Setup of build 56:
==> flow/design.v (excerpt) <==
module System(
	clk,
	rst,
	mbed,
	select,
	GreenBlueServoOut,
	RedServoOut,
	BinRecycleServoOut,
	RedBlueServoOut,
	GreenOtherServoOut,
	dispenseBlueLED,
	dispenseComplete,
	dispenseGreenLED,
	dispenseRedLED,
	mainState,
	mbedOutput,
	results,
	sortBlueLED,
	sortComplete,
	sortGreenLED,
	sortRedLED
);
input	clk;
input	rst;
input	[6:0] mbed;
input	[0:0] select;
output	GreenBlueServoOut;
output	RedServoOut;
output	BinRecycleServoOut;
output	RedBlueServoOut;
output	GreenOtherServoOut;
output	[0:0] dispenseBlueLED;
output	[0:0] dispenseComplete;
output	[0:0] dispenseGreenLED;
output	[0:0] dispenseRedLED;
output	[4:0] mainState;
output	[2:0] mbedOutput;
output	[2:0] results;
output	[0:0] sortBlueLED;
output	[0:0] sortComplete;
output	[0:0] sortGreenLED;
output	[0:0] sortRedLED;
wire	[1:0] conDispenseColour;
wire	[0:0] conDispenseStart;
wire	[2:0] conSortColour;
wire	[0:0] conSortStart;
wire	[2:0] controllerOutput;
wire	[0:0] dispenseComplete_ALTERA_SYNTHESIZED;
wire	[9:0] mainBinRecycle;
wire	[1:0] mainDispenseColour;
wire	[0:0] maindispenseStart;
wire	[9:0] mainGreenBlue;
wire	[9:0] mainGreenOther;
wire	[9:0] mainRed;
wire	[9:0] mainRedBlue;
wire	[2:0] mainSortColour;
wire	[0:0] mainSortStart;
wire	[2:0] maintenanceOutput;
wire	[9:0] normalBinRecycle;
wire	[9:0] normalGreenBlue;
wire	[9:0] normalGreenOther;
wire	[9:0] normalRed;
wire	[9:0] normalRedBlue;
wire	[0:0] selectBinRecycle;
wire	[0:0] selectGreenBlue;
  ...
For scale: about 2600 cells after synthesis, ~34 I/O pins, roughly 19000 um2 of cells after synthesis.
clock: 6.97 ns
lec_check: 0
abc_area: 1
cap_margin: 30
cell_pad_in_sites_detail_placement: 1
core_margin: 6
core_utilization: 62
cts_cluster_size: 51
min_routing_layer: met2
place_density_lb_addon: 0.14
setup_slack_margin: -0.01
slew_margin: 20
tns_end_percent: 65
run.sh (not shown) runs the stock make flow with config.mk's settings and CLKGATE_MAP_FILE=.
For build 56, the flow was terminated by a tool error in 4_1_cts and produced no final design.
[inputs] build 79 vs build 56
==> flow/config.mk <==
export PLATFORM = sky130hd
export DESIGN_NAME = System
export DESIGN_NICKNAME = System
export VERILOG_FILES = /design/flow/design.v
export SDC_FILE = /design/flow/constraint.sdc
export NUM_CORES = 4
export LEC_CHECK = 0
export CAP_MARGIN = 20
export CORE_MARGIN = 2
export CORE_UTILIZATION = 40
export SLEW_MARGIN = 20
==> flow/constraint.sdc <==
create_clock -name core_clock -period 10.0 [get_ports {clk}]
set_input_delay 2.0000 -clock core_clock [delete_from_list [all_inputs] [get_ports {clk}]]
set_output_delay 2.0000 -clock core_clock [all_outputs]
set_load 0.01 [all_outputs]
Results
Build 79 ended with every stage complete and zero timing, DRC or antenna violations.
Build 56 → build 79: yosys stat chip area has decreased, horizontal die dimension has increased, share of the synthesized netlist area taken by xor and xnor gates has increased.
Taking build 56 as the reference, in build 79 area after synthesis went down; instance count of the mapped netlist down 22%; post-synthesis share of cell area spent on and-or and or-and gates fell by 1.4 points; multiplexer area fraction after synthesis saw an increase; die area up about 33%.
Compare build 56 and build 79 | floorplan net count higher: build 56
Compared to build 56, build 79 has vertical die dimension 28 um higher.
Modified inputs, build 19 compared to build 79
--- a/flow/config.mk
+++ b/flow/config.mk
@@ -6,6 +6,7 @@
 export NUM_CORES = 4
 export LEC_CHECK = 0
+export ABC_AREA = 1
 export CAP_MARGIN = 20
 export CORE_MARGIN = 2
-export CORE_UTILIZATION = 40
+export CORE_UTILIZATION = 71
 export SLEW_MARGIN = 20
==> flow/constraint.sdc <==
create_clock -name core_clock -period 7.29 [get_ports {clk}]
set_input_delay 1.4580 -clock core_clock [delete_from_list [all_inputs] [get_ports {clk}]]
set_output_delay 1.4580 -clock core_clock [all_outputs]
set_load 0.01 [all_outputs]
Findings:
Cmp build 79 and build 19 / part of the total power dissipated in the clock network / higher: build 79. Between build 79 and build 19, logic gate share of total power increased. Per the comparison of build 19 with build 79, non-clock buffer count now sits lower, worst setup slack went down by 1770 ps. The sequential share of layout area in build 19 sits 1.3 points below the value recorded for build 79. Build 19 vs. build 79: arithmetic-cell share of the synthesized area counting full adders, half adders and majority gates shows a reduction of 0.28 points, count of clock-buffer cells in the layout shows a reduction of about 8%.
What build 72 does differently from build 19 at the input level:
--- a/flow/config.mk
+++ b/flow/config.mk
@@ -6,7 +6,7 @@
 export NUM_CORES = 4
 export LEC_CHECK = 0
-export ABC_AREA = 1
 export CAP_MARGIN = 20
 export CORE_MARGIN = 2
-export CORE_UTILIZATION = 71
+export CORE_UTILIZATION = 72
+export SETUP_SLACK_MARGIN = 0.59
 export SLEW_MARGIN = 20
==> flow/constraint.sdc <==
create_clock -name core_clock -period 3.42 [get_ports {clk}]
set_input_delay 0.6840 -clock core_clock [delete_from_list [all_inputs] [get_ports {clk}]]
set_output_delay 0.6840 -clock core_clock [all_outputs]
set_load 0.01 [all_outputs]
### Flow results
- [compare] base=build 19 new=build 72: sum of met2 wire segment lengths after detailed routing has decreased; number of library cell types mapped by synthesis saw an increase; flip-flop count now sits at about the same level; detailed-placement wirelength estimate decreased by 3.8 mm relative to the old numbers; proportion of cell area occupied by registers went up.
- Looking at library cell contributing the largest single delay on the critical path, the sky130_fd_sc_hd__clkdlybuf4s50_1 result is from build 19; the sky130_fd_sc_hd__dfxtp_1 one comes from build 72.
- Build 72 against build 19: post-detailed-route via-to-cell ratio increased about 4.5%, minimum setup slack among reg-to-reg paths decreased 4050 ps, maximum number of pins on one net before global-route repair decreased 13%.
- Combinational fraction of the cell area (build 72 over build 19): increase, 1.5 points

* * *

Starting RTL as in the previous note.
Settings: LEC_CHECK=0, CAP_MARGIN=20, CORE_MARGIN=2, CORE_UTILIZATION=40, CTS_CLUSTER_DIAMETER=41, CTS_CLUSTER_SIZE=53, GPL_TIMING_DRIVEN=0, SETUP_SLACK_MARGIN=0.76, SLEW_MARGIN=20; clock period 10.0 ns.
The baseline produced a clean layout.
Then changed:
Settings changed: ABC_AREA set to 1, CORE_UTILIZATION 40 to 72, CTS_CLUSTER_DIAMETER 41 to not set, CTS_CLUSTER_SIZE 53 to not set, GPL_TIMING_DRIVEN 0 to not set, SETUP_SLACK_MARGIN 0.76 to not set.
Clock period 10.0 ns to 5.27 ns, I/O delays scaled along.
=>
- combinational power came out higher by about 140%
- worst setup slack loses 3000 ps
- core utilization came out higher by 33 points
- clock-buffer cell count came out lower by 2
- non-clock buffer count came out lower by 76
- sequential share of layout area came out higher by 0.24 points
- critical path depth stays the same
- register-to-register slack loses 4500 ps
Then changed:
Settings changed: ABC_AREA 1 to not set, CORE_UTILIZATION 72 to 65.
Clock period 5.27 ns to 4.79 ns, I/O delays scaled along.
The new run passed the timing, design-rule and antenna checks.
Sequential share of layout area is higher by 2.1 points.
Wire length came out lower by about 14%.
Power climbs by about 9%.
Then changed:
Settings changed: CORE_UTILIZATION 65 to 70, SETUP_SLACK_MARGIN set to 0.01.
Clock period 4.79 ns to 3.16 ns, I/O delays scaled along.
The changed run completed with no timing, DRC or antenna violations. Clock power rises by 60%. Worst hold slack improved by 5.0 ps. Power rises by about 56%. Sequential share of layout area falls by 0.40 points.
Then changed:
Settings changed: CORE_UTILIZATION 70 to 72, CTS_CLUSTER_DIAMETER set to 28, CTS_CLUSTER_SIZE set to 10, PLACE_DENSITY_LB_ADDON set to 0.19, SETUP_SLACK_MARGIN 0.01 to 0.93, SLEW_MARGIN 20 to 35.
After rerunning: The changed run finished with timing, DRC and antenna clean. Cell count goes up by 3.4%. Worst setup slack gets better by 620 ps. Sequential power hardly moves. Via count went up by about 9%.
Power is estimated from default activity; no workload was simulated.
